===== flow/constraint.sdc =====
create_clock -name core_clock -period 5.1 [get_ports {I_CLK_PIXEL}]
set_input_delay 1.0200 -clock core_clock [delete_from_list [all_inputs] [get_ports {I_CLK_PIXEL}]]
set_output_delay 1.0200 -clock core_clock [all_outputs]
set_load 0.01 [all_outputs]

===== flow/config.mk =====
export PLATFORM = sky130hd
export DESIGN_NAME = hdmi
export DESIGN_NICKNAME = hdmi
export VERILOG_FILES = /design/flow/design.v
export SDC_FILE = /design/flow/constraint.sdc
export NUM_CORES = 4
export LEC_CHECK = 0
export CAP_MARGIN = 20
export CORE_MARGIN = 2
export CORE_UTILIZATION = 60
export SLEW_MARGIN = 20

===== flow/design.v =====
module  hdmi_delay_line
  #(parameter G_WIDTH = 40, G_DEPTH = 11)
   (
    input                i_clk,
    input [G_WIDTH-1:0]  i_d,
    output [G_WIDTH-1:0] o_q
    );
   reg [0:G_DEPTH-1][G_WIDTH-1:0] q_pipe;
   always @(posedge i_clk) begin
      q_pipe   <= { i_d, q_pipe[0 : G_DEPTH-2] };
   end
   assign o_q = q_pipe[G_DEPTH-1];
endmodule
module encoder
(
 input CLK,
 input [7:0] DATA,
 input [1:0] C,
 input VDE,    
 input ADE,    
 input [3:0] AUX,
 output reg [9:0] ENCODED
 );
   wire [8:0]     xored;
   wire [8:0]     xnored;
   wire [3:0]     ones;
   reg [8:0]      data_word;
   reg [8:0]      data_word_inv;
   wire [3:0]     data_word_disparity;
   reg [3:0]      dc_bias;
   assign xored[0] = DATA[0];
   assign xored[1] = DATA[1] ^ xored[0];
   assign xored[2] = DATA[2] ^ xored[1];
   assign xored[3] = DATA[3] ^ xored[2];
   assign xored[4] = DATA[4] ^ xored[3];
   assign xored[5] = DATA[5] ^ xored[4];
   assign xored[6] = DATA[6] ^ xored[5];
   assign xored[7] = DATA[7] ^ xored[6];
   assign xored[8] = 1'b1;
   assign xnored[0] = DATA[0];
   assign xnored[1] = DATA[1] ~^ xnored[0];
   assign xnored[2] = DATA[2] ~^ xnored[1];
   assign xnored[3] = DATA[3] ~^ xnored[2];
   assign xnored[4] = DATA[4] ~^ xnored[3];
   assign xnored[5] = DATA[5] ~^ xnored[4];
   assign xnored[6] = DATA[6] ~^ xnored[5];
   assign xnored[7] = DATA[7] ~^ xnored[6];
   assign xnored[8] = 1'b0;
   assign ones = 4'b0 + DATA[0] + DATA[1] + DATA[2] + DATA[3] + DATA[4] + DATA[5] + DATA[6] + DATA[7];
   always @(ones, DATA[0], xnored, xored) begin
      if (ones > 4 || (ones == 4 && !DATA[0])) begin
         data_word     = xnored;
         data_word_inv = ~xnored;
      end else begin
         data_word     = xored;
         data_word_inv = ~xored;
      end
   end
   assign data_word_disparity = 4'b1100 + data_word[0] + data_word[1] + data_word[2] + data_word[3] + data_word[4] + data_word[5] + data_word[6] + data_word[7];
   always @(posedge CLK) begin
      if (VDE) begin
         if (dc_bias == 0 || data_word_disparity == 0) begin
            if (data_word[8]) begin
               ENCODED <= {2'b01, data_word[7:0]};
               dc_bias <= dc_bias + data_word_disparity;
            end else begin
               ENCODED <= {2'b10, data_word_inv[7:0]};
               dc_bias <= dc_bias - data_word_disparity;
            end
         end else if ((!dc_bias[3] && !data_word_disparity[3]) || (dc_bias[3] && data_word_disparity[3])) begin
            ENCODED <= {1'b1, data_word[8], data_word_inv[7:0]};
            dc_bias <= dc_bias + data_word[8] - data_word_disparity;
         end else begin
            ENCODED <= {1'b0, data_word};
            dc_bias <= dc_bias - data_word_inv[8] + data_word_disparity;
         end
      end else if (ADE) begin
         case (AUX)
           4'b0000 : ENCODED <= 10'b1010011100;
           4'b0001 : ENCODED <= 10'b1001100011;
           4'b0010 : ENCODED <= 10'b1011100100;
           4'b0011 : ENCODED <= 10'b1011100010;
           4'b0100 : ENCODED <= 10'b0101110001;
           4'b0101 : ENCODED <= 10'b0100011110;
           4'b0110 : ENCODED <= 10'b0110001110;
           4'b0111 : ENCODED <= 10'b0100111100;
           4'b1000 : ENCODED <= 10'b1011001100;
           4'b1001 : ENCODED <= 10'b0100111001;
           4'b1010 : ENCODED <= 10'b0110011100;
           4'b1011 : ENCODED <= 10'b1011000110;
           4'b1100 : ENCODED <= 10'b1010001110;
           4'b1101 : ENCODED <= 10'b1001110001;
           4'b1110 : ENCODED <= 10'b0101100011;
           default : ENCODED <= 10'b1011000011;
         endcase
      end else begin
         case (C)
           2'b00   : ENCODED <= 10'b1101010100;
           2'b01   : ENCODED <= 10'b0010101011;
           2'b10   : ENCODED <= 10'b0101010100;
           default : ENCODED <= 10'b1010101011;
         endcase
         dc_bias <= 0;
      end
   end
endmodule
module hdmidataencoder
#(parameter FREQ=27000000, FS=48000, CTS=27000, N=6144)
(
   input          i_pixclk,
   input          i_reset,
   input          i_hSync,
   input          i_vSync,
   input          i_blank,
   input          i_audio_enable,
   input          i_aspect_169,
   input [15:0]   i_audioL,
   input [15:0]   i_audioR,
   output [3:0]   o_d0,
   output [3:0]   o_d1,
   output [3:0]   o_d2,
   output         o_data
);
localparam [16:0] CTS_ = CTS;                      
localparam [16:0] AUDIO_TIMER_ADDITION = FS/1000;  
localparam [16:0] AUDIO_TIMER_LIMIT = FREQ/1000;   
localparam [191:0] channelStatus = (FS == 48000)?192'hc202004004:(FS == 44100)?192'hc200004004:192'hc203004004;
localparam [55:0] audioRegenPacket = {N[7:0], N[15:8], 8'h00, CTS[7:0], CTS[15:8], 16'h0000};
reg [23:0] audioPacketHeader;
reg [55:0] audioSubPacket0, audioSubPacket1, audioSubPacket2, audioSubPacket3;
reg [55:0] audioSample;
reg [7:0] channelStatusIdx;
reg [16:0] audioTimer;
reg [16:0] ctsTimer;
reg [1:0] samplesHead;
reg [3:0] dataChannel0;
reg [3:0] dataChannel1;
reg [3:0] dataChannel2;
reg [23:0] packetHeader;
reg [55:0] subpacket0, subpacket1, subpacket2, subpacket3;
reg [7:0] bchHdr;
reg [7:0] bchCode0, bchCode1, bchCode2, bchCode3;
reg [4:0] dataOffset;
reg tercData;
reg [15:0] audioRAvg;
reg [15:0] audioLAvg;
reg [15:0] counterX;
reg firstHSyncChange;
reg oddLine;
reg prevHSync;
reg prevBlank;
reg allowGeneration;
reg [3:0] dataChannel0_q;
reg [3:0] dataChannel1_q;
reg [3:0] dataChannel2_q;
reg tercData_q;
reg [23:0] pkH;
reg [55:0] pkD0, pkD1, pkD2, pkD3;
reg [8:0] ecc1;
reg [9:0] ecc2;
function [7:0] ECCcode;  
   input [7:0] code;
   input bita;
   input passthroughData;
   begin
      ECCcode = {code[6:0], 1'b0} ^ (((code[7] ^ bita) && passthroughData) ? 8'hC1 : 8'h00);
   end
endfunction
function [8:0] ECCu;
   input [7:0] code;
   input bita;
   input passthroughData;
   begin
      ECCu = {passthroughData?bita:code[7], ECCcode(code, bita, passthroughData)};
   end
endfunction
function [9:0] ECC2u;
   input [7:0] code;
   input bita;
   input bitb;
   input passthroughData;
   begin
      ECC2u = {passthroughData?bita:code[7],
               passthroughData?bitb:(code[6]^(((code[7]^bita) && passthroughData)?1'b1:1'b0)),
               ECCcode(ECCcode(code, bita, passthroughData), bitb, passthroughData)};
   end
endfunction
task SendPacket;
   input firstPacket;
begin
   dataChannel0[0]=i_hSync;
   dataChannel0[1]=i_vSync;
   dataChannel0[3]=(!firstPacket || dataOffset)?1'b1:1'b0;
   ecc1=ECCu(bchHdr, pkH[0], dataOffset<24?1'b1:1'b0);
   dataChannel0[2]=ecc1[8]; bchHdr=ecc1[7:0];
   ecc2=ECC2u(bchCode0, pkD0[0], pkD0[1], dataOffset<28?1'b1:1'b0);
   dataChannel1[0]=ecc2[9]; dataChannel2[0]=ecc2[8]; bchCode0=ecc2[7:0];
   ecc2=ECC2u(bchCode1, pkD1[0], pkD1[1], dataOffset<28?1'b1:1'b0);
   dataChannel1[1]=ecc2[9]; dataChannel2[1]=ecc2[8]; bchCode1=ecc2[7:0];
   ecc2=ECC2u(bchCode2, pkD2[0], pkD2[1], dataOffset<28?1'b1:1'b0);
   dataChannel1[2]=ecc2[9]; dataChannel2[2]=ecc2[8]; bchCode2=ecc2[7:0];
   ecc2=ECC2u(bchCode3, pkD3[0], pkD3[1], dataOffset<28?1'b1:1'b0);
   dataChannel1[3]=ecc2[9]; dataChannel2[3]=ecc2[8]; bchCode3=ecc2[7:0];
   pkH=pkH[23:1];
   pkD0=pkD0[55:2];
   pkD1=pkD1[55:2];
   pkD2=pkD2[55:2];
   pkD3=pkD3[55:2];
   dataOffset=dataOffset+5'b1;
end
endtask
task InfoGen;
begin
   if (ctsTimer >= CTS_) begin
      packetHeader=24'h000001;   
      subpacket0=audioRegenPacket;
      subpacket1=audioRegenPacket;
      subpacket2=audioRegenPacket;
      subpacket3=audioRegenPacket;
      ctsTimer = ctsTimer - CTS_ + 1'b1;
   end else begin
      if (!oddLine) begin
         packetHeader=24'h0D0282;   
         if (i_aspect_169) begin
            subpacket0=56'h000000002A1035;
         end else begin
            subpacket0=56'h00000000191046;
         end
         subpacket1=56'h00000000000000;
      end else begin
         packetHeader=24'h0A0184;   
         subpacket0=56'h00000000001160;
         subpacket1=56'h00000000000000;
      end
      subpacket2=56'h00000000000000;
      subpacket3=56'h00000000000000;
   end
end
endtask
task AproximateAudio;
begin
   audioLAvg = i_audioL;
   audioRAvg = i_audioR;
end
endtask
task AudioGen;
begin
   if (!( allowGeneration && counterX >= 32 && counterX < 64)) begin
      if (audioTimer>=AUDIO_TIMER_LIMIT) begin
         audioTimer=audioTimer-AUDIO_TIMER_LIMIT+AUDIO_TIMER_ADDITION;
         audioPacketHeader=audioPacketHeader|24'h000002|((channelStatusIdx==0?24'h100100:24'h000100)<<samplesHead);
         audioSample=((audioLAvg<<8)|(audioRAvg<<32)
                        |((^audioLAvg)?56'h08000000000000:56'h0)   
                        |((^audioRAvg)?56'h80000000000000:56'h0))  
                        ^(channelStatus[channelStatusIdx]?56'hCC000000000000:56'h0);
         case (samplesHead)
            2'd0: audioSubPacket0=audioSample;
            2'd1: audioSubPacket1=audioSample;
            2'd2: audioSubPacket2=audioSample;
            default: audioSubPacket3=audioSample;
         endcase  
         if (channelStatusIdx<191)
            channelStatusIdx=channelStatusIdx+8'd1;
         else
            channelStatusIdx=0;
         samplesHead=samplesHead+2'd1;
      end else begin
         audioTimer=audioTimer+AUDIO_TIMER_ADDITION;
         AproximateAudio();
      end
   end else begin
      audioTimer=audioTimer+AUDIO_TIMER_ADDITION;
      AproximateAudio();
      samplesHead=0;
   end
end
endtask
task SendPackets;
begin
   if (counterX<32) begin
      tercData=1;
      pkH=packetHeader; pkD0=subpacket0; pkD1=subpacket1; pkD2=subpacket2; pkD3=subpacket3;
      SendPacket(1);
      packetHeader=pkH; subpacket0=pkD0; subpacket1=pkD1; subpacket2=pkD2; subpacket3=pkD3;
   end else if (counterX<64)  begin
      pkH=audioPacketHeader; pkD0=audioSubPacket0; pkD1=audioSubPacket1; pkD2=audioSubPacket2; pkD3=audioSubPacket3;
      SendPacket(0);
      audioPacketHeader=pkH; audioSubPacket0=pkD0; audioSubPacket1=pkD1; audioSubPacket2=pkD2; audioSubPacket3=pkD3;
   end else begin
      tercData=0;
   end
end
endtask
always @(posedge i_pixclk)
if (i_reset) begin
   audioPacketHeader=0;
   audioSubPacket0=0;
   audioSubPacket1=0;
   audioSubPacket2=0;
   audioSubPacket3=0;
   channelStatusIdx=0;
   audioTimer=0;
   samplesHead=0;
   ctsTimer=0;
   dataChannel0_q<=0;
   dataChannel1_q<=0;
   dataChannel2_q<=0;
   tercData_q<=0;
   packetHeader=0;
   subpacket0=0;
   subpacket1=0;
   subpacket2=0;
   subpacket3=0;
   bchHdr=0;
   bchCode0=0;
   bchCode1=0;
   bchCode2=0;
   bchCode3=0;
   dataOffset=0;
   oddLine<=0;
   counterX<=0;
   prevHSync<=0;
   prevBlank<=0;
   firstHSyncChange<=0;
   allowGeneration<=0;
   audioRAvg=0;
   audioLAvg=0;
end else begin
   dataChannel0 = dataChannel0_q;
   dataChannel1 = dataChannel1_q;
   dataChannel2 = dataChannel2_q;
   tercData = tercData_q;
   AudioGen();
   if(allowGeneration) begin
      SendPackets();
   end else begin
      tercData=0;
   end
   ctsTimer = ctsTimer + 1'b1;
   if((prevBlank == 0) && (i_blank == 1))
      firstHSyncChange <= 1;
   if((prevBlank == 1) && (i_blank == 0))
      allowGeneration <= 0;
   if(prevHSync != i_hSync) begin
      if(firstHSyncChange) begin
         InfoGen();
         oddLine <= ! oddLine;
         counterX  <= 0;
         allowGeneration <= i_audio_enable;
      end else begin
         counterX  <= counterX + 1'b1;
      end
      firstHSyncChange <= !firstHSyncChange;
   end else
      counterX  <= counterX + 1'b1;
   prevBlank <= i_blank;
   prevHSync <= i_hSync;
   dataChannel0_q <= dataChannel0;
   dataChannel1_q <= dataChannel1;
   dataChannel2_q <= dataChannel2;
   tercData_q <= tercData;
end
assign o_d0 = dataChannel0_q;
assign o_d1 = dataChannel1_q;
assign o_d2 = dataChannel2_q;
assign o_data = tercData_q;
endmodule
module hdmi
#(parameter FREQ=25200000, FS=48000, CTS=25200, N=6144)
 (
   input        I_CLK_PIXEL,
   input        I_RESET,      
   input [7:0]  I_R,
   input [7:0]  I_G,
   input [7:0]  I_B,
   input        I_BLANK,
   input        I_HSYNC,
   input        I_VSYNC,
   input        I_ASPECT_169,
   input        I_AUDIO_ENABLE,
   input [15:0] I_AUDIO_PCM_L,
   input [15:0] I_AUDIO_PCM_R,
   output [9:0] O_RED,    
   output [9:0] O_GREEN,  
   output [9:0] O_BLUE    
);
   wire [9:0]   red;
   wire [9:0]   green;
   wire [9:0]   blue;
   wire [9:0]   enc0out;
   wire [9:0]   enc1out;
   wire [9:0]   enc2out;
   wire [29:0]  tx_in;
   wire [3:0]   tmds_d;
   wire         data;
   wire [3:0]   dataPacket0;
   wire [3:0]   dataPacket1;
   wire [3:0]   dataPacket2;
   wire [39:0]  delayLineIn;
   wire [39:0]  delayLineOut;
   wire [7:0]   ROut;
   wire [7:0]   GOut;
   wire [7:0]   BOut;
   wire         hSyncOut;
   wire         vSyncOut;
   wire         vdeOut;
   wire         dataOut;
   wire [1:0]   vhSyncOut;
   reg          prevBlank;
   reg          prevData;
   wire [3:0]   dataPacket0Out;
   wire [3:0]   dataPacket1Out;
   wire [3:0]   dataPacket2Out;
   reg          ctl0;
   reg          ctl1;
   reg          ctl2;
   reg          ctl3;
   wire [1:0]   ctl_10;
   wire [1:0]   ctl_32;
   reg [2:0]    state;
   reg [10:0]   clockCounter;
   assign delayLineIn[39:32] = I_R;
   assign delayLineIn[31:24] = I_G;
   assign delayLineIn[23:16] = I_B;
   assign delayLineIn[15] = I_HSYNC;
   assign delayLineIn[14] = I_VSYNC;
   assign delayLineIn[13] = !I_BLANK;
   assign delayLineIn[12] = data;
   assign delayLineIn[11:8] = dataPacket0;
   assign delayLineIn[7:4] = dataPacket1;
   assign delayLineIn[3:0] = dataPacket2;
   assign ROut = delayLineOut[39:32];
   assign GOut = delayLineOut[31:24];
   assign BOut = delayLineOut[23:16];
   assign hSyncOut = delayLineOut[15];
   assign vSyncOut = delayLineOut[14];
   assign vdeOut = delayLineOut[13];
   assign dataOut = delayLineOut[12];
   assign dataPacket0Out = delayLineOut[11:8];
   assign dataPacket1Out = delayLineOut[7:4];
   assign dataPacket2Out = delayLineOut[3:0];
   assign vhSyncOut = {vSyncOut , hSyncOut};
   assign ctl_10 = {ctl1, ctl0};
   assign ctl_32 = {ctl3, ctl2};
   always @(posedge I_CLK_PIXEL) begin
      if (I_RESET) begin
         state <= 3'b000;
         clockCounter <= 0;
         ctl0 <= 1'b0;
         ctl1 <= 1'b0;
         ctl2 <= 1'b0;
         ctl3 <= 1'b0;
      end else if (!prevBlank  && I_BLANK) begin
         state <= 3'b000;
         clockCounter <= 0;
      end else begin
         case (state)
            3'b000:
               if (!prevData && data) begin       
                  state <= 3'b100;
                  ctl0 <= 1'b1;
                  ctl1 <= 1'b0;
                  ctl2 <= 1'b1;
                  ctl3 <= 1'b0;
                  clockCounter <= 0;
               end else if (prevBlank && !I_BLANK) begin  
                  state <= 3'b010;
                  ctl0 <= 1'b1;
                  ctl1 <= 1'b0;
                  ctl2 <= 1'b0;
                  ctl3 <= 1'b0;
                  clockCounter <= 0;
               end
            3'b100:                     
               if (clockCounter == 8) begin
                  state <= 3'b101;
                  ctl0 <= 1'b0;
                  ctl1 <= 1'b0;
                  ctl2 <= 1'b0;
                  ctl3 <= 1'b0;
                  clockCounter <= 0;
               end else begin
                  clockCounter <= clockCounter + 1'b1;
               end
            3'b101:                     
               if (clockCounter == 1) begin
                  state <= 3'b111;
                  clockCounter <= 0;
               end else begin
                  clockCounter <= clockCounter + 1'b1;
               end
            3'b111:
               if (clockCounter == 11) begin                   
                  state <= 3'b110;
                  clockCounter <= 0;
               end else if (prevBlank && !I_BLANK) begin  
                  state <= 3'b010;
                  ctl0 <= 1'b1;
                  ctl1 <= 1'b0;
                  ctl2 <= 1'b0;
                  ctl3 <= 1'b0;
                  clockCounter <= 0;
               end else if (!data) begin                          
                  clockCounter <= clockCounter + 1'b1;
               end
            3'b110:                    
               if (clockCounter == 1) begin
                  state <= 3'b000;
                  clockCounter <= 0;
               end else begin
                  clockCounter <= clockCounter + 1'b1;
               end
            3'b010:                      
               if (clockCounter == 8)  begin
                  state <= 3'b011;
                  ctl0 <= 1'b0;
                  ctl1 <= 1'b0;
                  ctl2 <= 1'b0;
                  ctl3 <= 1'b0;
                  clockCounter <= 0;
               end else begin
                  clockCounter <= clockCounter + 1'b1;
               end
            3'b011:                     
               if (clockCounter == 1)  begin
                  state <= 3'b001;
                  clockCounter <= 0;
               end else begin
                  clockCounter <= clockCounter + 1'b1;
               end
            3'b001:
               if (clockCounter == 11)  begin                  
                  state <= 3'b000;
                  clockCounter <= 0;
               end else if (I_BLANK) begin                          
                  clockCounter <= clockCounter + 1'b1;
               end
         endcase
      end
      prevBlank <= I_RESET ? 1'b0 : I_BLANK;
      prevData <= I_RESET ? 1'b0 : data;
   end
   assign blue =  ((state == 3'b101 || state == 3'b110) && vhSyncOut == 2'b00) ? 10'b1010001110 :
                  ((state == 3'b101 || state == 3'b110) && vhSyncOut == 2'b01) ? 10'b1001110001 :
                  ((state == 3'b101 || state == 3'b110) && vhSyncOut == 2'b10) ? 10'b0101100011 :
                  ((state == 3'b101 || state == 3'b110) && vhSyncOut == 2'b11) ? 10'b1011000011 :
                  (state == 3'b011)                                                          ? 10'b1011001100 : enc0out;
   assign green = (state == 3'b011                                 ) ? 10'b0100110011 :
                  (state == 3'b101 || state == 3'b110) ? 10'b0100110011 : enc1out;
   assign red =   (state == 3'b011                                 ) ? 10'b1011001100 :
                  (state == 3'b101 || state == 3'b110) ? 10'b0100110011 : enc2out;
   hdmi_delay_line delay_line
     (
      .i_clk(I_CLK_PIXEL),
      .i_d(delayLineIn),
      .o_q(delayLineOut)
      );
   hdmidataencoder
     #(
       .FREQ(FREQ),
       .FS(FS),
       .CTS(CTS),
       .N(N)
       )
   dataencoder
     (
      .i_pixclk    (I_CLK_PIXEL),
      .i_reset     (I_RESET),
      .i_aspect_169 (I_ASPECT_169),
      .i_blank     (I_BLANK),
      .i_hSync     (I_HSYNC),
      .i_vSync     (I_VSYNC),
      .i_audio_enable  (I_AUDIO_ENABLE),
      .i_audioL    (I_AUDIO_PCM_L),
      .i_audioR    (I_AUDIO_PCM_R),
      .o_d0        (dataPacket0),
      .o_d1        (dataPacket1),
      .o_d2        (dataPacket2),
      .o_data      (data)
      );
   encoder enc0
     (
      .CLK      (I_CLK_PIXEL),
      .DATA     (BOut),
      .C        (vhSyncOut),
      .VDE      (vdeOut),
      .ADE      (dataOut),
      .AUX      (dataPacket0Out),
      .ENCODED  (enc0out)
     );
   encoder enc1
     (
     .CLK      (I_CLK_PIXEL),
     .DATA     (GOut),
     .C        (ctl_10),
     .VDE      (vdeOut),
     .ADE      (dataOut),
     .AUX      (dataPacket1Out),
     .ENCODED  (enc1out)
      );
   encoder enc2
     (
      .CLK     (I_CLK_PIXEL),
      .DATA    (ROut),
      .C       (ctl_32),
      .VDE     (vdeOut),
      .ADE     (dataOut),
      .AUX     (dataPacket2Out),
      .ENCODED (enc2out)
      );
assign O_RED   = red;
assign O_GREEN = green;
assign O_BLUE  = blue;
endmodule

===== flow/run.sh =====
#!/bin/bash
# the make line also repeats each setting of config.mk as NAME=value (left out here)
make -C /OpenROAD-flow-scripts/flow DESIGN_CONFIG=/design/flow/config.mk WORK_HOME=/design/flow/orfs CLKGATE_MAP_FILE= finish

==> reports/results.ini, run 1 <==
[finish]
area.growth.synth_to_final_pct=17.4
design_area_um2=50000
utilization=0.713
final_nets=4946

[global_routing]
grt_max_degree=277
globalRouteOverflowTotal=0
grt_pass1_wl_um=144000
grtUsageTotal=0.231
antenna_found_initial=0
grt_pass1_vias=29384

[logic_synthesis]
syn_area_per_cell_um2=9.21
ys_cells=4624
edf_count=12
yosysWarnings=4
ys_types=79
yosys.area.top_type=dfxtp_1
ys_sh_xor=0.0450
synth_top_cell_by_count=dfxtp_1
synth-simple-area-share=0.166
synth.area.top_cells=dfxtp_1 (54%), nand2_1 (8.8%), a21oi_1 (4.7%), nor2_1 (3.9%), ha_1 (3.1%)
syn_inst=4624
async_reset_ff_frac=0
ys_seq_share=0.553
fa_ha_area_frac=0.0491
yosys-dominant-comb-family=simple AND/OR/NAND/NOR gates
synthAoiAreaFrac=0.140
ys_ff=1171
top_cell_area_share=0.545
ys.flop_type=dfxtp_1
ys_sh_mux=0.00855
ys_area_um2=42600
common_cells=dfxtp_1 (1159), nand2_1 (1000), nor2_1 (445)
syn-cell-area_um2=42600
syn-num-nets=4830

[pwr]
switchingPower_uw=12900
pg_clk_uw=8300
finalPower_uw=37400
p_leak_uw=0.0193
seq_power_uw=10300
clkPwrFrac=0.222
combPwrFrac=0.501
p_comb_uw=18700
seqPwrFrac=0.277
max-vdd-ir-drop_uv=1630
power.internal_uw=24500
powerDensity_nw_per_um2=747
power-top-group=combinational logic
switching_share=0.345

[sta]
rsz0062_at_grt=yes
report.final.slew_viol_count=0
layout_setup_ws_ns=-2.56
max_freq_ghz=0.131
finalHoldViolCount=0
relSlewSlack=0.310
period_minus_slack_ns=7.66
worst_slew_pin_slew_ns=1.03
fin_crit_sh=1.50
finalSetupViolations=39
fin_worst_skew_ns=0.0221
hold_slack_ns=0.310

[status]
so.violations=negative setup slack
status=complete, but fails checks

[clock_tree]
cts_buffer_depth=3
clkSinkCount=1171
cts_hold_buf=0
cts.clk_slew.worst_paths_ns=0.07
cts_tree=yes
clockRootBuffer=clkbuf_16
h-tree-depth=3
clk_latency_ns=0.67
cts_buffers=110

[floorplan]
num_rows=97
die_y_um=270
die_area_um2=73100
die_w_um=270
num_io_pins=93
core_area_um2=70100
fp_util=0.607

[hold_path]
hold_depth=0
min_path_type=flop to flop
min_from=delay_line.q_pipe[248]
hold_path_end=delay_line.q_pipe[208]

[setup_path]
critPathMostFrequentCell=fa_1
critPathBufInv=7
crit_family=adder cells
worstSetupStartpoint=delay_line.q_pipe[32]
cp-end-kind=flop
crit_fanout=3
r2r_start=delay_line.q_pipe[32]
critPathLaunchType=flop
path_class=flop to flop
slowest_stage=fa_1
cp.required_ns=5.47
endpoint=enc2.dc_bias[3]
cp.arrival_ns=8.04
rr_endpoint=enc2.dc_bias[3]
reg2reg_slack_ns=-2.56
worstRegToRegCells=31
cp_num_cells=31
slowest_delay_ns=0.52

[job]
cap_violations=0
openroad.warnings=85

[placement]
dp_hpwl_um=51900
io_buffer_count=92
place_area_um2=45500
gp_congestion=0.859

[detailed_routing]
wl_um=85600
drt_iter0_markers=2062
drt_first_pass_iters=6
viasPerCell=5.38
num_vias=31024
drc=0
wl_per_cell_um=14.8
ant_nets=0
antennaDiodeCount=0

## through the flow
step / setup WS (ns) / setup TNS (ns) / cells
2_1_floorplan: -2.42 / -73.98 / 4624
3_3_place_gp: -2.42 / -79.01 / 5545
3_5_place_dp: -2.56 / -83.63 / 5545
5_1_grt: -2.85 / -86.41 / 5769
4_1_cts: -2.60 / -78.47 / 5761
6_report: -2.56 / -76.63 / 5769
## metal layers
layer | vias to the layer above | GRT usage | share of wire
li1 | 15803 | - | -
met1 | 14574 | 0.314 | 0.47
met2 | 507 | 0.383 | 0.47
met3 | 140 | 0.0318 | 0.038
met4 | 0 | 0.0688 | 0.022
met5 | - | 0 | 0
## what timing repair did
action                     CTS  global route
gates resized               65            59
cloned                       0             1
setup endpoints to repair   39            39
buffers inserted            16            13
pin swaps                   66            54
## final cells by class
type                            instances  area (um^2)
Clock inverter                         46          564
Clock buffer                          155         3190
Timing Repair Buffer                  294         2700
Fill cell                            5509        20100
Inverter                              126          492
Multi-Input combinational cell       3037        18300
Sequential cell                      1171        23600
Tap cell                              940         1180
==> run 2: changes to the inputs <==
Settings changed: ABC_AREA from default to 0, CAP_MARGIN 20 to 30, CELL_PAD_IN_SITES_DETAIL_PLACEMENT from default to 2, CORE_UTILIZATION 60 to 25, CTS_CLUSTER_DIAMETER from default to 260, HOLD_SLACK_MARGIN from default to 0.29, MAX_ROUTING_LAYER from default to met4, MIN_ROUTING_LAYER from default to met2, SLEW_MARGIN 20 to 0.
Clock period 5.1 ns to 10.0 ns, I/O delays scaled along.
==> run 2 against run 1 <==
The run now finishes clean. Critical path depth increased by 2. Critical endpoint is now enc0.dc_bias[3]. Sequential power fell by 48%. Total power fell by 54%. Non-clock buffer count fell by 162. Combinational power shrank 63%. Largest power group unchanged.
==> reports/results.ini, run 2 <==
[status]
status=complete, no violations

[sta]
fin_worst_skew_ns=0.0799  ; +0.0577 ns
finalSetupViolations=0  ; -100%
tns_ns=0  ; +76.63 ns
worst_slew_pin_slew_ns=1.10  ; +0.0678 ns
period_minus_slack_ns=9.17  ; +1.51 ns
rsz0062_at_grt=no
report.final.slew_viol_count=0  ; unchanged
finalHoldViolCount=0  ; unchanged
max_freq_ghz=0.109  ; -16%
layout_setup_ws_ns=0.829  ; +3.39 ns
fin_crit_sh=0.917  ; -0.585
relSlewSlack=0.262  ; -0.0482
hold_slack_ns=0.299  ; -0.0115 ns

[setup_path]
crit_fanout=14  ; +11
critPathLaunchType=flop
worstSetupStartpoint=delay_line.q_pipe[16]
cp.arrival_ns=9.66  ; +1.62 ns
rr_endpoint=enc0.dc_bias[3]
cp.required_ns=10.49  ; +5.02 ns
slowest_stage=fa_1
r2r_start=delay_line.q_pipe[16]
critPathBufInv=8  ; +1
worstRegToRegCells=33  ; +6.5%
endpoint=enc0.dc_bias[3]
path_class=flop to flop
cp-end-kind=flop
slowest_delay_ns=0.55  ; +0.03 ns
reg2reg_slack_ns=0.83  ; +3.39 ns
critPathMostFrequentCell=fa_1
crit_family=adder cells
cp_num_cells=33  ; +6.5%

[clock_tree]
ctsResizeCount=0  ; -100%
cts_setup_buffers=0  ; -16
clockRootBuffer=clkbuf_16
h-tree-depth=3  ; unchanged
cts_buffers=121  ; +10%
cts.clk_slew.worst_paths_ns=0.07  ; about the same
clk_latency_ns=0.80  ; +0.13 ns
cts_buffer_depth=3  ; unchanged
clkSinkCount=1171  ; unchanged
cts_hold_buf=0  ; unchanged
cts_tree=yes

[floorplan]
die_y_um=417  ; +54%
num_rows=151  ; +56%
die_w_um=417  ; +54%
fp_util=0.252  ; -0.356
die_area_um2=174000  ; +140%
num_io_pins=93  ; unchanged
core_area_um2=169000  ; +140%

[global_routing]
globalRouteOverflowTotal=0  ; unchanged
grtUsageTotal=0.251  ; +0.0202
grt_pass1_wl_um=221000  ; +54%
grt_max_degree=221  ; -20%
grt_pass1_vias=54174  ; +84%
antenna_found_initial=0  ; unchanged

[logic_synthesis]
edf_count=12  ; unchanged
ys_area_um2=42600  ; unchanged
async_reset_ff_frac=0  ; unchanged
syn_area_per_cell_um2=9.21  ; unchanged
syn-num-nets=4830  ; unchanged
ys_sh_mux=0.00855  ; unchanged
synthAoiAreaFrac=0.140  ; unchanged
ys_types=79  ; unchanged
synth-simple-area-share=0.166  ; unchanged
syn_inst=4624  ; unchanged
top_cell_area_share=0.545  ; unchanged
ys_sh_xor=0.0450  ; unchanged
ys_seq_share=0.553  ; unchanged
yosys.area.top_type=dfxtp_1
syn-cell-area_um2=42600  ; unchanged
fa_ha_area_frac=0.0491  ; unchanged
yosysWarnings=4  ; unchanged
ys_cells=4624  ; unchanged
ys.flop_type=dfxtp_1
common_cells=dfxtp_1 (1159), nand2_1 (1000), nor2_1 (445)
yosys-dominant-comb-family=simple AND/OR/NAND/NOR gates
synth_top_cell_by_count=dfxtp_1
ys_ff=1171  ; unchanged
synth.area.top_cells=dfxtp_1 (54%), nand2_1 (8.8%), a21oi_1 (4.7%), nor2_1 (3.9%), ha_1 (3.1%)

[pwr]
seqPwrFrac=0.314  ; +0.037
combPwrFrac=0.401  ; -0.100
power-top-group=combinational logic
switching_share=0.384  ; +0.0390
p_comb_uw=6830  ; -63%
seq_power_uw=5350  ; -48%
max-vdd-ir-drop_uv=277  ; -83%
clkPwrFrac=0.285  ; +0.063
pg_clk_uw=4850  ; -42%
switchingPower_uw=6530  ; -49%
powerDensity_nw_per_um2=342  ; -54%
finalPower_uw=17000  ; -54%
p_leak_uw=0.0185  ; -4.3%
power.internal_uw=10500  ; -57%

[detailed_routing]
drc=0  ; unchanged
drt_iter0_markers=8898  ; +330%
ant_nets=0  ; unchanged
num_vias=46852  ; +51%
viasPerCell=6.77  ; +26%
wl_per_cell_um=20.7  ; +39%
wl_um=143000  ; +67%
drt_first_pass_iters=14  ; +8

[placement]
dp_cells=6679  ; +20%
io_buffer_count=92  ; unchanged
pre_cts_ws_ns=0.901  ; +3.46 ns
dp_hpwl_um=80200  ; +54%
gp_congestion=0.811  ; -5.6%

[hold_path]
hold_depth=0  ; unchanged
hold_path_end=delay_line.q_pipe[89]
min_path_type=flop to flop
min_from=delay_line.q_pipe[129]

[finish]
final_cells=6917  ; +20%
area.growth.synth_to_final_pct=17.0
final_nets=4795  ; -3.1%

[job]
openroad.warnings=89  ; +4.7%
cap_violations=0  ; unchanged

-- run 2: final cells by class --
class | count | area [um^2]
Multi-Input combinational cell | 3037 | 17500
Timing Repair Buffer | 132 | 1300
Clock inverter | 54 | 679
Antenna cell | 2 | 5.00
Tap cell | 2218 | 2780
Fill cell | 18723 | 119000
Sequential cell | 1171 | 23600
Inverter | 126 | 473
Clock buffer | 177 | 3520
-- run 2: per-layer routing --
layer / part of all wire / vias to the layer above / track usage
met3: 0.36 / 1768 / 0.275
li1: - / 15406 / -
met5: 0 / - / -
met2: 0.54 / 14184 / 0.317
met1: 0 / 15494 / -
met4: 0.099 / 0 / 0.0667
-- run 2: stage by stage --
step / util / cell area (um^2)
2_1_floorplan: - / 42600
3_3_place_gp: 0.269 / 45500
3_5_place_dp: 0.269 / 45500
4_1_cts: 0.294 / 49700
5_1_grt: 0.294 / 49800
6_report: 0.294 / 49800
==> run 3: changes to the inputs <==
Settings changed: ABC_AREA 0 to default, CAP_MARGIN 30 to 20, CELL_PAD_IN_SITES_DETAIL_PLACEMENT 2 to default, CORE_UTILIZATION 25 to 60, CTS_CLUSTER_DIAMETER 260 to default, HOLD_SLACK_MARGIN 0.29 to default, MAX_ROUTING_LAYER met4 to default, MIN_ROUTING_LAYER met2 to default, SLEW_MARGIN 0 to 20.
Clock period 10.0 ns to 5.19 ns, I/O delays scaled along.
==> run 3 against run 2 <==
Now fails the layout checks on negative setup slack. Register-to-register slack lost 3.2 ns. Sequential share of layout area shrank 0.063 points. Design area grew 0.18%.
==> reports/results.ini, run 3 <==
[job]
cap_violations=0  ; unchanged
openroad.warnings=93  ; +4.5%

[logic_synthesis]
common_cells=dfxtp_1 (1159), nand2_1 (1000), nor2_1 (445)
yosysWarnings=4  ; unchanged
synthAoiAreaFrac=0.140  ; unchanged
syn_area_per_cell_um2=9.21  ; unchanged
yosys.area.top_type=dfxtp_1
edf_count=12  ; unchanged
ys.flop_type=dfxtp_1
fa_ha_area_frac=0.0491  ; unchanged
ys_cells=4624  ; unchanged
ys_seq_share=0.553  ; unchanged
ys_area_um2=42600  ; unchanged
async_reset_ff_frac=0  ; unchanged
ys_sh_xor=0.0450  ; unchanged
syn_inst=4624  ; unchanged
top_cell_area_share=0.545  ; unchanged
ys_ff=1171  ; unchanged
ys_sh_mux=0.00855  ; unchanged
ys_types=79  ; unchanged
syn-cell-area_um2=42600  ; unchanged
synth.area.top_cells=dfxtp_1 (54%), nand2_1 (8.8%), a21oi_1 (4.7%), nor2_1 (3.9%), ha_1 (3.1%)
synth_top_cell_by_count=dfxtp_1
syn-num-nets=4830  ; unchanged
synth-simple-area-share=0.166  ; unchanged
yosys-dominant-comb-family=simple AND/OR/NAND/NOR gates

[finish]
n_fill_cell=5462  ; -71%
final_cells=5765  ; -17%
area.growth.synth_to_final_pct=17.2
final_nets=4939  ; +3.0%
design_area_um2=49900  ; +0.18%
utilization=0.712  ; +0.417

[setup_path]
endpoint=enc2.dc_bias[3]
path_class=flop to flop
worstSetupStartpoint=delay_line.q_pipe[32]
crit_family=adder cells
critPathMostFrequentCell=fa_1
critPathLaunchType=flop
worstRegToRegCells=31  ; -6.1%
crit_fanout=4  ; -10
cp-end-kind=flop
slowest_delay_ns=0.61  ; +0.06 ns
cp.arrival_ns=7.96  ; -1.70 ns
cp.required_ns=5.58  ; -4.91 ns
reg2reg_slack_ns=-2.38  ; -3.21 ns
r2r_start=delay_line.q_pipe[32]
slowest_stage=fa_2
cp_num_cells=31  ; -6.1%
critPathBufInv=5  ; -3
rr_endpoint=enc2.dc_bias[3]

[detailed_routing]
drc=0  ; unchanged
viasPerCell=5.38  ; -21%
drt_iter0_markers=2016  ; -77%
num_vias=30999  ; -34%
ant_nets=0  ; unchanged
wl_per_cell_um=14.9  ; -28%
antennaDiodeCount=0  ; -2
wl_um=85800  ; -40%
drt_first_pass_iters=5  ; -9

[hold_path]
min_path_type=flop to flop
hold_path_end=delay_line.q_pipe[35]
min_from=delay_line.q_pipe[75]
hold_depth=0  ; unchanged

[sta]
period_minus_slack_ns=7.57  ; -1.60 ns
layout_setup_ws_ns=-2.38  ; -3.21 ns
finalHoldViolCount=0  ; unchanged
worst_slew_pin_slew_ns=1.10  ; +0.000702 ns
relSlewSlack=0.267  ; +0.00504
max_freq_ghz=0.132  ; +21%
rsz0062_at_grt=yes
fin_crit_sh=1.46  ; +0.541
report.final.slew_viol_count=0  ; unchanged
fin_worst_skew_ns=0.0227  ; -0.0572 ns
finalSetupViolations=39  ; +39

[status]
status=complete, but fails checks
so.violations=negative setup slack

[pwr]
power.internal_uw=23700  ; +130%
switchingPower_uw=12500  ; +91%
powerDensity_nw_per_um2=724  ; +110%
finalPower_uw=36100  ; +110%
p_comb_uw=17500  ; +160%
clkPwrFrac=0.234  ; -0.051
pg_clk_uw=8440  ; +74%
seq_power_uw=10200  ; +91%
switching_share=0.345  ; -0.0384
combPwrFrac=0.486  ; +0.085
p_leak_uw=0.0193  ; +4.2%
power-top-group=combinational logic
max-vdd-ir-drop_uv=1620  ; +480%
seqPwrFrac=0.281  ; -0.033

[placement]
dp_cells=5545  ; -17%
dp_hpwl_um=52000  ; -35%
place_area_um2=45500  ; about the same
io_buffer_count=92  ; unchanged
gp_congestion=0.857  ; +5.7%
pre_cts_ws_ns=-2.44  ; -3.34 ns

[floorplan]
fp_util=0.607  ; +0.356
num_rows=97  ; -36%
core_area_um2=70100  ; -59%
die_w_um=270  ; -35%
die_y_um=270  ; -35%
die_area_um2=73100  ; -58%
num_io_pins=93  ; unchanged

[clock_tree]
clkSinkCount=1171  ; unchanged
cts_buffer_depth=3  ; unchanged
cts_tree=yes
clockRootBuffer=clkbuf_16
cts_buffers=112  ; -7.4%
h-tree-depth=3  ; unchanged
clk_latency_ns=0.68  ; -0.12 ns
cts.clk_slew.worst_paths_ns=0.07  ; about the same

[global_routing]
grt_pass1_vias=29342  ; -46%
grtUsageTotal=0.231  ; -0.0205
grt_pass1_wl_um=144000  ; -35%
antenna_found_initial=0  ; unchanged
globalRouteOverflowTotal=0  ; unchanged
grt_max_degree=221  ; unchanged

run 3: repair_timing:
item / CTS / global route
pin swaps: 54 / 33
hold buffers: 0 / 0
hold endpoints to repair: 0 / 0
gates resized: 51 / 38
endpoints found under the setup margin: 39 / 39
setup buffers: 10 / 7
run 3: layer usage:
layer  vias to the layer above  share of wire  GRT usage
li1                      15778              -          -
met1                     14623           0.47      0.317
met4                         0          0.021     0.0689
met3                       121          0.036     0.0290
met2                       477           0.48      0.381
met5                         -              0          0
run 3: area by class of cell:
class / count / area (um^2) / share of cell area
Inverter: 126 / 489 / 0.00980
Sequential cell: 1171 / 23600 / 0.472
Clock buffer: 164 / 3360 / 0.0673
Timing Repair Buffer: 285 / 2550 / 0.0511
Tap cell: 940 / 1180 / 0.0236
Multi-Input combinational cell: 3037 / 18200 / 0.364
Clock inverter: 42 / 592 / 0.0119
run 3: per-stage QoR:
step                hold WS (ns)  TNS, ns
finish                     0.310   -74.05
detailed placement         0.312   -79.93
CTS                        0.313   -74.82
global route               0.319   -84.53
global placement           0.310   -75.45
floorplan                  0.309   -70.47
==> run 4: changes to the inputs <==
Settings changed: ABC_AREA from default to 1, CAP_MARGIN 20 to 0, CORE_UTILIZATION 60 to 72, CTS_CLUSTER_SIZE from default to 94, PLACE_DENSITY from default to 0.43, TNS_END_PERCENT from default to 5.
Clock period 5.19 ns to 5.95 ns, I/O delays scaled along.
==> run 4 against run 3 <==
Still fails the layout checks on negative setup slack. Design area fell by 0.78%. Count of clock-buffer cells in the layout fell by 6. First-iteration DRC count rose by 4.2%. Maximum frequency rose by 6.2%. Largest power group unchanged. Sequential power fell by about 20%. Combinational power fell by 31%.
==> reports/results.ini, run 4 <==
[sta]
rsz0062_at_grt=yes
fin_crit_sh=1.20  ; -0.260
period_minus_slack_ns=7.13  ; -0.439 ns
fin_worst_skew_ns=0.0266  ; +0.00391 ns
finalSetupViolations=39  ; unchanged
layout_setup_ws_ns=-1.18  ; +1.20 ns
report.final.slew_viol_count=0  ; unchanged
relSlewSlack=0.280  ; +0.0128
max_freq_ghz=0.140  ; +6.2%
finalHoldViolCount=0  ; unchanged
worst_slew_pin_slew_ns=1.08  ; -0.0192 ns

[setup_path]
cp-end-kind=flop
cp.required_ns=6.45  ; +0.87 ns
worstRegToRegCells=32  ; +3.2%
crit_fanout=2  ; -2
reg2reg_slack_ns=-1.18  ; +1.20 ns
cp_num_cells=32  ; +3.2%
endpoint=enc2.dc_bias[3]
path_class=flop to flop
rr_endpoint=enc2.dc_bias[3]
critPathMostFrequentCell=fa_1
critPathLaunchType=flop
crit_family=adder cells
critPathBufInv=7  ; +2
cp.arrival_ns=7.63  ; -0.33 ns
worstSetupStartpoint=delay_line.q_pipe[32]
slowest_delay_ns=0.52  ; -0.09 ns
slowest_stage=fa_1
r2r_start=delay_line.q_pipe[32]

[clock_tree]
cts.clk_slew.worst_paths_ns=0.07  ; about the same
clk_latency_ns=0.67  ; about the same
cts_buffers=107  ; -4.5%
h-tree-depth=3  ; unchanged
clkSinkCount=1171  ; unchanged
clockRootBuffer=clkbuf_16
cts_buffer_depth=3  ; unchanged
cts_tree=yes

[global_routing]
grt_max_degree=232  ; +5.0%
grtUsageTotal=0.297  ; +0.0669
antenna_found_initial=0  ; unchanged
globalRouteOverflowTotal=0  ; unchanged
grt_pass1_wl_um=152000  ; +5.7%
grt_pass1_vias=31943  ; +8.9%

[status]
so.violations=negative setup slack
status=complete, but fails checks

[finish]
n_fill_cell=3505  ; -36%
flop_area_um2=23600  ; about the same
design_area_um2=49500  ; -0.78%
final_nets=5275  ; +6.8%
area.growth.synth_to_final_pct=15.5
mi_logic_area_um2=16400  ; -9.6%

[pwr]
clkPwrFrac=0.254  ; +0.020
switchingPower_uw=9560  ; -23%
powerDensity_nw_per_um2=562  ; -22%
combPwrFrac=0.436  ; -0.050
max-vdd-ir-drop_uv=777  ; -52%
power.internal_uw=18300  ; -23%
seqPwrFrac=0.310  ; +0.029
finalPower_uw=27800  ; -23%
switching_share=0.344  ; -0.00164
p_leak_uw=0.0203  ; +5.6%
seq_power_uw=8640  ; -20%
power-top-group=combinational logic
pg_clk_uw=7060  ; -16%
p_comb_uw=12100  ; -31%

[hold_path]
min_from=delay_line.q_pipe[115]
min_path_type=flop to flop
hold_depth=0  ; unchanged
hold_path_end=delay_line.q_pipe[75]

[logic_synthesis]
ys_cells=4919  ; +6.4%
ys_seq_share=0.550  ; -0.00349
synth.area.top_cells=dfxtp_1 (54%), nand2_1 (6.5%), o21ai_0 (5.7%), inv_1 (5.4%), a21oi_1 (3.6%)
ys_ff=1171  ; unchanged
synth-simple-area-share=0.131  ; -0.0357
syn_inst=4919  ; +6.4%
top_cell_area_share=0.541  ; -0.00343
synth_top_cell_by_count=dfxtp_1
ys_sh_xor=0.0235  ; -0.0215
ys.flop_type=dfxtp_1
syn_area_per_cell_um2=8.71  ; -5.4%
fa_ha_area_frac=0.0480  ; -0.00101
ys_area_um2=42900  ; +0.63%
syn-cell-area_um2=42900  ; +0.63%
ys_sh_mux=0.00140  ; -0.00715
common_cells=dfxtp_1 (1159), nand2_1 (747), inv_1 (621)
ys_types=62  ; -22%
yosys-dominant-comb-family=AND-OR/OR-AND gates
synthAoiAreaFrac=0.168  ; +0.0276
syn-num-nets=5125  ; +6.1%
edf_count=12  ; unchanged
yosysWarnings=4  ; unchanged
async_reset_ff_frac=0  ; unchanged
yosys.area.top_type=dfxtp_1

[placement]
gp_congestion=0.858  ; about the same
dp_hpwl_um=55600  ; +6.9%
io_buffer_count=92  ; unchanged
place_area_um2=45400  ; -0.25%

[detailed_routing]
viasPerCell=5.54  ; +3.1%
wl_um=91900  ; +7.2%
wl_per_cell_um=15.5  ; +4.3%
drc=0  ; unchanged
drt_first_pass_iters=5  ; unchanged
antennaDiodeCount=0  ; unchanged
drt_iter0_markers=2101  ; +4.2%
ant_nets=0  ; unchanged
num_vias=32848  ; +6.0%

[floorplan]
num_rows=89  ; -8.2%
die_w_um=248  ; -8.3%
core_area_um2=58900  ; -16%
die_area_um2=61500  ; -16%
fp_util=0.728  ; +0.120
num_io_pins=93  ; unchanged
die_y_um=248  ; -8.3%

[job]
openroad.warnings=89  ; -4.3%
cap_violations=0  ; unchanged

[run 4: layout make-up]
type                       instances  share of cell area
clock buffer                     158              0.0643
sequential                      1171               0.476
multi-input combinational       2871               0.332
timing repair buffer             284              0.0494
tap                              773              0.0195
inverter                         634              0.0486
clock inverter                    36              0.0104
[run 4: layer usage]
| metal | vias to the layer above | wire, um | global-route usage | part of all wire |
|---|---|---|---|---|
| met2 | 762 | 46600 | 0.533 | 0.51 |
| met3 | 189 | 3630 | 0.0402 | 0.039 |
| li1 | 16464 | - | - | - |
| met1 | 15433 | 39300 | 0.370 | 0.43 |
| met4 | 0 | 2370 | 0.0962 | 0.026 |
| met5 | - | 0 | 0 | 0 |
[run 4: through the flow]
step	util	hold slack [ns]	cells	worst slack (ns)	setup TNS, ns
2_1_floorplan	-	0.309	4919	-1.14	-29.55
3_3_place_gp	0.770	0.310	5726	-1.16	-32.59
3_5_place_dp	0.770	0.312	5726	-1.30	-37.93
4_1_cts	0.839	0.322	5927	-1.24	-30.50
5_1_grt	0.841	0.326	5927	-1.42	-40.70
6_report	0.841	0.318	5927	-1.18	-31.12
[run 4: timing repair]
item	CTS	global route
gates resized	91	30
cloned	0	0
pin swaps	38	18
hold buffers	0	0
buffers inserted	7	0
setup endpoints to repair	39	39
==> run 5: changes to the inputs <==
Settings changed: ABC_AREA 1 to default, CAP_MARGIN 0 to 20, CORE_UTILIZATION 72 to 40, CTS_CLUSTER_SIZE 94 to default, MAX_ROUTING_LAYER from default to met4, MIN_ROUTING_LAYER from default to met2, PLACE_DENSITY 0.43 to default, TNS_END_PERCENT 5 to default.
Clock period 5.95 ns to 10.0 ns, I/O delays scaled along.
==> run 5 against run 4 <==
Now clean on timing, DRC and antenna. Maximum frequency fell by 19%. Critical endpoint is now enc1.dc_bias[3]. Critical path type unchanged. Synthesized cell count is 6.0% lower. Synthesized area fell by 0.63%. Largest cell class unchanged. Sequential power down 39%. Hold slack got worse by 0.0024 ns. Register-to-register slack better by 2.4 ns.
==> reports/results.ini, run 5 <==
[status]
status=complete, no violations

[logic_synthesis]
ys_cells=4624  ; -6.0%
fa_ha_area_frac=0.0491  ; +0.00101
yosys.area.top_type=dfxtp_1
ys_sh_mux=0.00855  ; +0.00715
yosys-dominant-comb-family=simple AND/OR/NAND/NOR gates
syn-cell-area_um2=42600  ; -0.63%
syn-num-nets=4830  ; -5.8%
syn_inst=4624  ; -6.0%
ys_area_um2=42600  ; -0.63%
syn_area_per_cell_um2=9.21  ; +5.7%
synth.area.top_cells=dfxtp_1 (54%), nand2_1 (8.8%), a21oi_1 (4.7%), nor2_1 (3.9%), ha_1 (3.1%)
ys_types=79  ; +27%
top_cell_area_share=0.545  ; +0.00343
ys_seq_share=0.553  ; +0.00349
edf_count=12  ; unchanged
synthAoiAreaFrac=0.140  ; -0.0276
synth-simple-area-share=0.166  ; +0.0357
yosysWarnings=4  ; unchanged
synth_top_cell_by_count=dfxtp_1
async_reset_ff_frac=0  ; unchanged
ys_sh_xor=0.0450  ; +0.0215
ys_ff=1171  ; unchanged
ys.flop_type=dfxtp_1
common_cells=dfxtp_1 (1159), nand2_1 (1000), nor2_1 (445)

[detailed_routing]
ant_nets=0  ; unchanged
viasPerCell=6.90  ; +24%
drc=0  ; unchanged
drt_first_pass_iters=21  ; +16
wl_per_cell_um=14.8  ; -4.9%
drt_iter0_markers=5427  ; +160%
num_vias=41899  ; +28%
wl_um=89600  ; -2.5%

[hold_path]
hold_depth=0  ; unchanged
min_from=delay_line.q_pipe[96]
hold_path_end=delay_line.q_pipe[56]
min_path_type=flop to flop

[placement]
pre_cts_ws_ns=1.27  ; +2.57 ns
io_buffer_count=92  ; unchanged
dp_hpwl_um=52100  ; -6.3%
gp_congestion=0.853  ; -0.51%

[sta]
worst_slew_pin_slew_ns=1.13  ; +0.0475 ns
fin_crit_sh=0.877  ; -0.322
layout_setup_ws_ns=1.23  ; +2.41 ns
fin_worst_skew_ns=0.0375  ; +0.0109 ns
max_freq_ghz=0.114  ; -19%
finalHoldViolCount=0  ; unchanged
relSlewSlack=0.248  ; -0.0317
rsz0062_at_grt=no
period_minus_slack_ns=8.77  ; +1.64 ns
tns_ns=0  ; +31.12 ns
report.final.slew_viol_count=0  ; unchanged
finalSetupViolations=0  ; -100%

[floorplan]
fp_util=0.404  ; -0.324
die_area_um2=109000  ; +77%
core_area_um2=105000  ; +79%
num_io_pins=93  ; unchanged
num_rows=119  ; +34%
die_y_um=330  ; +33%
die_w_um=330  ; +33%

[setup_path]
r2r_start=delay_line.q_pipe[24]
critPathBufInv=6  ; -1
worstSetupStartpoint=delay_line.q_pipe[24]
crit_fanout=10  ; +8
rr_endpoint=enc1.dc_bias[3]
cp-end-kind=flop
cp_num_cells=30  ; -6.3%
path_class=flop to flop
reg2reg_slack_ns=1.23  ; +2.41 ns
cp.arrival_ns=9.27  ; +1.64 ns
endpoint=enc1.dc_bias[3]
worstRegToRegCells=30  ; -6.3%
slowest_stage=xnor2_1
critPathMostFrequentCell=fa_1
crit_family=adder cells
slowest_delay_ns=0.73  ; +0.21 ns
cp.required_ns=10.51  ; +4.06 ns
critPathLaunchType=flop

[global_routing]
grt_pass1_wl_um=144000  ; -4.8%
grt_pass1_vias=42820  ; +34%
antenna_found_initial=0  ; unchanged
globalRouteOverflowTotal=0  ; unchanged
grt_max_degree=221  ; -4.7%
grtUsageTotal=0.251  ; -0.0464

[clock_tree]
cts_hold_buf=0  ; unchanged
h-tree-depth=3  ; unchanged
cts_buffers=119  ; +11%
clk_latency_ns=0.72  ; +0.05 ns
ctsResizeCount=0  ; -100%
cts.clk_slew.worst_paths_ns=0.07  ; about the same
cts_buffer_depth=3  ; unchanged
clockRootBuffer=clkbuf_16
cts_setup_buffers=0  ; -7
clkSinkCount=1171  ; unchanged
cts_tree=yes

[pwr]
p_comb_uw=6200  ; -49%
combPwrFrac=0.380  ; -0.056
power.internal_uw=10700  ; -42%
switching_share=0.346  ; +0.00216
pg_clk_uw=4840  ; -31%
seqPwrFrac=0.323  ; +0.013
seq_power_uw=5270  ; -39%
max-vdd-ir-drop_uv=292  ; -62%
p_leak_uw=0.0185  ; -8.9%
power-top-group=combinational logic
powerDensity_nw_per_um2=334  ; -41%
clkPwrFrac=0.297  ; +0.043
switchingPower_uw=5640  ; -41%

[job]
cap_violations=0  ; unchanged
openroad.warnings=85  ; -4.5%

[finish]
area.growth.synth_to_final_pct=14.7
utilization=0.463  ; -0.377
n_fill_cell=10014  ; +190%
final_nets=4785  ; -9.3%

run 5: per-layer routing:
| layer | GRT usage | routed length, um | up-vias |
|---|---|---|---|
| li1 | - | - | 15406 |
| met4 | 0.0429 | 5000 | 0 |
| met5 | - | 0 | - |
| met1 | - | 0 | 15486 |
| met3 | 0.323 | 36200 | 672 |
| met2 | 0.293 | 48400 | 10335 |
run 5: area by class of cell:
class / count / area [um^2] / share of cell area
timing repair buffer: 124 / 1190 / 0.0245
antenna: 3 / 7.51 / 0.000154
inverter: 126 / 473 / 0.00968
multi-input combinational: 3037 / 17500 / 0.359
clock buffer: 163 / 3430 / 0.0701
clock inverter: 61 / 925 / 0.0189
sequential: 1171 / 23600 / 0.482
tap: 1391 / 1740 / 0.0356
run 5: through the flow:
| stage | std cells | power (uW) | area [um^2] | hold slack, ns |
|---|---|---|---|---|
| after floorplan | 4624 | 10100 | 42600 | 0.310 |
| after global placement | 5849 | 11400 | 44500 | 0.310 |
| after detailed placement | 5849 | 11500 | 44500 | 0.312 |
| after CTS | 6073 | 16400 | 48800 | 0.318 |
| after global routing | 6073 | 17600 | 48800 | 0.323 |
| final | 6076 | 16300 | 48900 | 0.315 |
==> run 6: changes to the inputs <==
Settings changed: CAP_MARGIN 20 to 5, CORE_UTILIZATION 40 to 70, CTS_CLUSTER_SIZE from default to 27, MAX_ROUTING_LAYER met4 to default, MIN_ROUTING_LAYER met2 to default, SETUP_SLACK_MARGIN from default to 1.27.
Clock period 10.0 ns to 5.0 ns, I/O delays scaled along.
==> run 6 against run 5 <==
Largest cell class unchanged. Synthesized cell count is the same. Clock skew shrank 0.015 ns. First-iteration DRC count shrank 51%. Now fails the layout checks on negative setup slack. Via count shrank 22%.
==> reports/results.ini, run 6 <==
[logic_synthesis]
ys_sh_xor=0.0450  ; unchanged
ys_ff=1171  ; unchanged
common_cells=dfxtp_1 (1159), nand2_1 (1000), nor2_1 (445)
syn_area_per_cell_um2=9.21  ; unchanged
synth-simple-area-share=0.166  ; unchanged
ys_sh_mux=0.00855  ; unchanged
yosysWarnings=4  ; unchanged
syn_inst=4624  ; unchanged
async_reset_ff_frac=0  ; unchanged
yosys-dominant-comb-family=simple AND/OR/NAND/NOR gates
synth.area.top_cells=dfxtp_1 (54%), nand2_1 (8.8%), a21oi_1 (4.7%), nor2_1 (3.9%), ha_1 (3.1%)
ys_area_um2=42600  ; unchanged
ys_cells=4624  ; unchanged
ys_seq_share=0.553  ; unchanged
ys.flop_type=dfxtp_1
syn-num-nets=4830  ; unchanged
synth_top_cell_by_count=dfxtp_1
ys_types=79  ; unchanged
fa_ha_area_frac=0.0491  ; unchanged
yosys.area.top_type=dfxtp_1
top_cell_area_share=0.545  ; unchanged
synthAoiAreaFrac=0.140  ; unchanged
syn-cell-area_um2=42600  ; unchanged
edf_count=12  ; unchanged

[global_routing]
antenna_found_initial=0  ; unchanged
grt_pass1_wl_um=152000  ; +5.6%
grt_max_degree=186  ; -16%
grt_pass1_vias=31194  ; -27%
globalRouteOverflowTotal=0  ; unchanged
grtUsageTotal=0.291  ; +0.0397

[setup_path]
slowest_delay_ns=0.65  ; -0.08 ns
endpoint=enc2.dc_bias[3]
worstSetupStartpoint=delay_line.q_pipe[32]
cp.required_ns=5.39  ; -5.12 ns
critPathLaunchType=flop
rr_endpoint=enc2.dc_bias[3]
slowest_stage=fa_2
crit_fanout=3  ; -7
cp-end-kind=flop
critPathBufInv=6  ; unchanged
critPathMostFrequentCell=fa_1
reg2reg_slack_ns=-3.09  ; -4.33 ns
r2r_start=delay_line.q_pipe[32]
worstRegToRegCells=31  ; +3.3%
path_class=flop to flop
crit_family=adder cells
cp_num_cells=31  ; +3.3%
cp.arrival_ns=8.49  ; -0.78 ns

[sta]
finalSetupViolations=39  ; +39
rsz0062_at_grt=yes
fin_worst_skew_ns=0.0223  ; -0.0152 ns
relSlewSlack=0.303  ; +0.0554
fin_crit_sh=1.62  ; +0.742
worst_slew_pin_slew_ns=1.05  ; -0.0831 ns
report.final.slew_viol_count=0  ; unchanged
period_minus_slack_ns=8.09  ; -0.673 ns
max_freq_ghz=0.124  ; +8.3%
finalHoldViolCount=0  ; unchanged
layout_setup_ws_ns=-3.09  ; -4.33 ns
hold_slack_ns=0.321  ; +0.00592 ns

[job]
openroad.warnings=91  ; +7.1%
cap_violations=0  ; unchanged

[pwr]
power.internal_uw=25800  ; +140%
pg_clk_uw=8420  ; +74%
clkPwrFrac=0.205  ; -0.092
p_leak_uw=0.0194  ; +4.8%
switchingPower_uw=15300  ; +170%
max-vdd-ir-drop_uv=1090  ; +270%
power-top-group=combinational logic
seqPwrFrac=0.257  ; -0.066
seq_power_uw=10600  ; +100%
combPwrFrac=0.538  ; +0.158
p_comb_uw=22100  ; +260%
switching_share=0.373  ; +0.0273
powerDensity_nw_per_um2=821  ; +150%
finalPower_uw=41100  ; +150%

[clock_tree]
h-tree-depth=3  ; unchanged
clkSinkCount=1171  ; unchanged
cts_hold_buf=0  ; unchanged
cts_buffer_depth=3  ; unchanged
cts_tree=yes
clk_latency_ns=0.68  ; -0.04 ns
cts.clk_slew.worst_paths_ns=0.08  ; about the same
clockRootBuffer=clkbuf_16
cts_buffers=107  ; -10%

[floorplan]
die_w_um=251  ; -24%
fp_util=0.707  ; +0.303
num_rows=90  ; -24%
die_y_um=251  ; -24%
die_area_um2=62800  ; -42%
core_area_um2=60200  ; -43%
num_io_pins=93  ; unchanged

[detailed_routing]
wl_um=96600  ; +7.7%
wl_per_cell_um=17.1  ; +16%
drt_iter0_markers=2639  ; -51%
ant_nets=0  ; unchanged
drc=0  ; unchanged
antennaDiodeCount=0  ; -3
num_vias=32487  ; -22%
drt_first_pass_iters=6  ; -71%
viasPerCell=5.77  ; -16%

[hold_path]
hold_path_end=delay_line.q_pipe[43]
hold_depth=0  ; unchanged
min_path_type=flop to flop
min_from=delay_line.q_pipe[83]

[finish]
area.growth.synth_to_final_pct=17.6
n_fill_cell=3609  ; -64%
utilization=0.831  ; +0.368
final_nets=4969  ; +3.8%

[placement]
io_buffer_count=92  ; unchanged
dp_hpwl_um=52800  ; +1.5%
gp_congestion=0.880  ; +3.2%

[status]
so.violations=negative setup slack
status=complete, but fails checks

run 6: metrics by stage:
stage / setup slack, ns / instances / TNS, ns / cell area (um^2)
2_1_floorplan: -2.52 / 4624 / -77.88 / 43000
3_3_place_gp: -2.51 / 5387 / -82.56 / 45300
3_5_place_dp: -2.73 / 5387 / -89.31 / 45300
4_1_cts: -2.85 / 5619 / -85.27 / 49700
5_1_grt: -3.22 / 5635 / -101.77 / 50100
6_report: -3.09 / 5635 / -94.75 / 50100
run 6: what timing repair did:
| action | CTS | global route |
|---|---|---|
| endpoints found under the setup margin | 50 | 130 |
| gates resized | 85 | 62 |
| buffers inserted | 33 | 16 |
| pin swaps | 74 | 77 |
run 6: layer usage:
layer / wire length [um] / up-vias / global-route usage
met3: 4750 / 269 / 0.0376
met2: 49000 / 980 / 0.517
li1: - / 15848 / -
met1: 39400 / 15390 / 0.361
met5: 0 / - / 0
met4: 3480 / 0 / 0.110
run 6: layout make-up:
cell class | instances | area [um^2] | area share
multi-input combinational | 3037 | 18400 | 0.367
sequential | 1171 | 23600 | 0.471
clock buffer | 151 | 3170 | 0.0632
tap | 782 | 978 | 0.0195
timing repair buffer | 320 | 2920 | 0.0582
inverter | 126 | 492 | 0.00982
clock inverter | 48 | 552 | 0.0110
==> run 7: changes to the inputs <==
Settings changed: CAP_MARGIN 5 to 20, CORE_UTILIZATION 70 to 60, CTS_CLUSTER_SIZE 27 to default, SETUP_SLACK_MARGIN 1.27 to default.
Clock period 5.0 ns to 5.07 ns, I/O delays scaled along.
==> run 7 against run 6 <==
Still fails the layout checks on negative setup slack. Maximum frequency grew 5.1%. Design area increased by 0.16%. Critical path depth stayed put. Largest power group unchanged. Critical endpoint unchanged. Synthesized area is the same. Non-clock buffer count decreased by 17. Final cell count grew 2.6%.
==> reports/results.ini, run 7 <==
[clock_tree]
cts.clk_slew.worst_paths_ns=0.06  ; -0.02 ns
cts_tree=yes
cts_buffer_depth=3  ; unchanged
clkSinkCount=1171  ; unchanged
cts_hold_buf=0  ; unchanged
h-tree-depth=3  ; unchanged
clk_latency_ns=0.68  ; about the same
clockRootBuffer=clkbuf_16
cts_buffers=109  ; +1.9%

[finish]
final_nets=4954  ; -0.30%
design_area_um2=50200  ; +0.16%
area.growth.synth_to_final_pct=17.7
final_cells=5784  ; +2.6%
n_fill_cell=5456  ; +51%

[detailed_routing]
drc=0  ; unchanged
wl_per_cell_um=15.0  ; -13%
viasPerCell=5.39  ; -6.5%
drt_first_pass_iters=7  ; +1
drt_iter0_markers=2133  ; -19%
num_vias=31195  ; -4.0%
ant_nets=0  ; unchanged
wl_um=86700  ; -10%

[pwr]
combPwrFrac=0.501  ; -0.037
max-vdd-ir-drop_uv=1460  ; +33%
seq_power_uw=10400  ; about the same
finalPower_uw=38000  ; -7.6%
power.internal_uw=24900  ; -3.5%
p_leak_uw=0.0194  ; -0.28%
clkPwrFrac=0.225  ; +0.020
seqPwrFrac=0.274  ; +0.017
p_comb_uw=19000  ; -14%
pg_clk_uw=8550  ; +2%
switching_share=0.345  ; -0.0282
power-top-group=combinational logic
switchingPower_uw=13100  ; -15%
powerDensity_nw_per_um2=757  ; -7.8%

[setup_path]
critPathMostFrequentCell=fa_1
crit_fanout=4  ; +1
worstSetupStartpoint=delay_line.q_pipe[32]
critPathLaunchType=flop
cp.required_ns=5.45  ; +0.06 ns
r2r_start=delay_line.q_pipe[32]
cp-end-kind=flop
critPathBufInv=5  ; -1
cp_num_cells=31  ; unchanged
rr_endpoint=enc2.dc_bias[3]
path_class=flop to flop
endpoint=enc2.dc_bias[3]
cp.arrival_ns=8.08  ; -0.41 ns
slowest_delay_ns=0.62  ; -0.03 ns
crit_family=adder cells
reg2reg_slack_ns=-2.63  ; +0.47 ns
slowest_stage=fa_2
worstRegToRegCells=31  ; unchanged

[global_routing]
use_met2=0.386  ; -0.131
met1_usage=0.319  ; -0.0420
gr-usage-met3=0.0321  ; -0.00552
globalRouteOverflowTotal=0  ; unchanged
grt_pass1_wl_um=145000  ; -4.8%
busiest_layer=met2
grtUsageTotal=0.233  ; -0.0580
grt_max_degree=277  ; +49%
antenna_found_initial=0  ; unchanged
grt_pass1_vias=29565  ; -5.2%

[logic_synthesis]
syn_area_per_cell_um2=9.21  ; unchanged
synth-simple-area-share=0.166  ; unchanged
syn_inst=4624  ; unchanged
ys_sh_mux=0.00855  ; unchanged
syn-num-nets=4830  ; unchanged
ys_area_um2=42600  ; unchanged
yosys.area.top_type=dfxtp_1
common_cells=dfxtp_1 (1159), nand2_1 (1000), nor2_1 (445)
yosys-dominant-comb-family=simple AND/OR/NAND/NOR gates
synth.area.top_cells=dfxtp_1 (54%), nand2_1 (8.8%), a21oi_1 (4.7%), nor2_1 (3.9%), ha_1 (3.1%)
fa_ha_area_frac=0.0491  ; unchanged
yosysWarnings=4  ; unchanged
ys_sh_xor=0.0450  ; unchanged
synth_top_cell_by_count=dfxtp_1
ys.flop_type=dfxtp_1
async_reset_ff_frac=0  ; unchanged
ys_cells=4624  ; unchanged
top_cell_area_share=0.545  ; unchanged
ys_ff=1171  ; unchanged
ys_seq_share=0.553  ; unchanged
ys_types=79  ; unchanged
synthAoiAreaFrac=0.140  ; unchanged
edf_count=12  ; unchanged
syn-cell-area_um2=42600  ; unchanged

[placement]
place_area_um2=45500  ; +0.48%
gp_congestion=0.858  ; -2.5%
dp_hpwl_um=52200  ; -1.2%
pre_cts_ws_ns=-2.60  ; +0.136 ns
io_buffer_count=92  ; unchanged
dp_cells=5545  ; +2.9%

[sta]
fin_crit_sh=1.52  ; -0.100
max_freq_ghz=0.130  ; +5.1%
fin_worst_skew_ns=0.0294  ; +0.00711 ns
finalHoldViolCount=0  ; unchanged
layout_setup_ws_ns=-2.63  ; +0.465 ns
finalSetupViolations=39  ; unchanged
report.final.slew_viol_count=0  ; unchanged
worst_slew_pin_slew_ns=1.14  ; +0.0965 ns
rsz0062_at_grt=yes
relSlewSlack=0.232  ; -0.0714
period_minus_slack_ns=7.70  ; -0.395 ns

[floorplan]
die_y_um=270  ; +7.9%
core_area_um2=70100  ; +16%
die_w_um=270  ; +7.9%
num_rows=97  ; +7.8%
num_io_pins=93  ; unchanged
fp_util=0.607  ; -0.0998
die_area_um2=73100  ; +16%

[status]
status=complete, but fails checks
so.violations=negative setup slack

[hold_path]
min_path_type=flop to flop
hold_depth=0  ; unchanged
hold_path_end=delay_line.q_pipe[82]
min_from=delay_line.q_pipe[122]

[job]
openroad.warnings=87  ; -4.4%
cap_violations=0  ; unchanged

==> run 7: stage by stage <==
step           utilization  TNS (ns)  hold slack, ns
2_1_floorplan            -    -75.15           0.309
3_3_place_gp         0.649    -80.18           0.309
3_5_place_dp         0.649    -86.07           0.312
4_1_cts              0.711    -79.50           0.320
5_1_grt              0.715    -90.76           0.321
6_report             0.715    -82.43           0.312
==> run 7: area by class of cell <==
class	instances	area, um^2	share of cell area
flip-flops and latches	1171	23600	0.470
multi-input cells	3037	18300	0.365
clock buffers	150	3050	0.0608
repair buffers	303	2770	0.0553
well taps	940	1180	0.0235
clock inverters	56	791	0.0158
inverters	126	489	0.00975
diodes	1	2.50	0.0000499
==> run 7: timing repair <==
item,4_1_cts,5_1_grt
gates resized,68,53
endpoints found under the setup margin,39,39
pin swaps,82,46
gates cloned,0,0
setup buffers,26,13
==> run 7: routing by layer <==
metal	vias to the layer above	share of wire
li1	15821	-
met1	14711	0.46
met2	514	0.48
met3	149	0.034
met4	0	0.024
met5	-	0
No activity file was given, so power comes from the tool's default toggle rates.
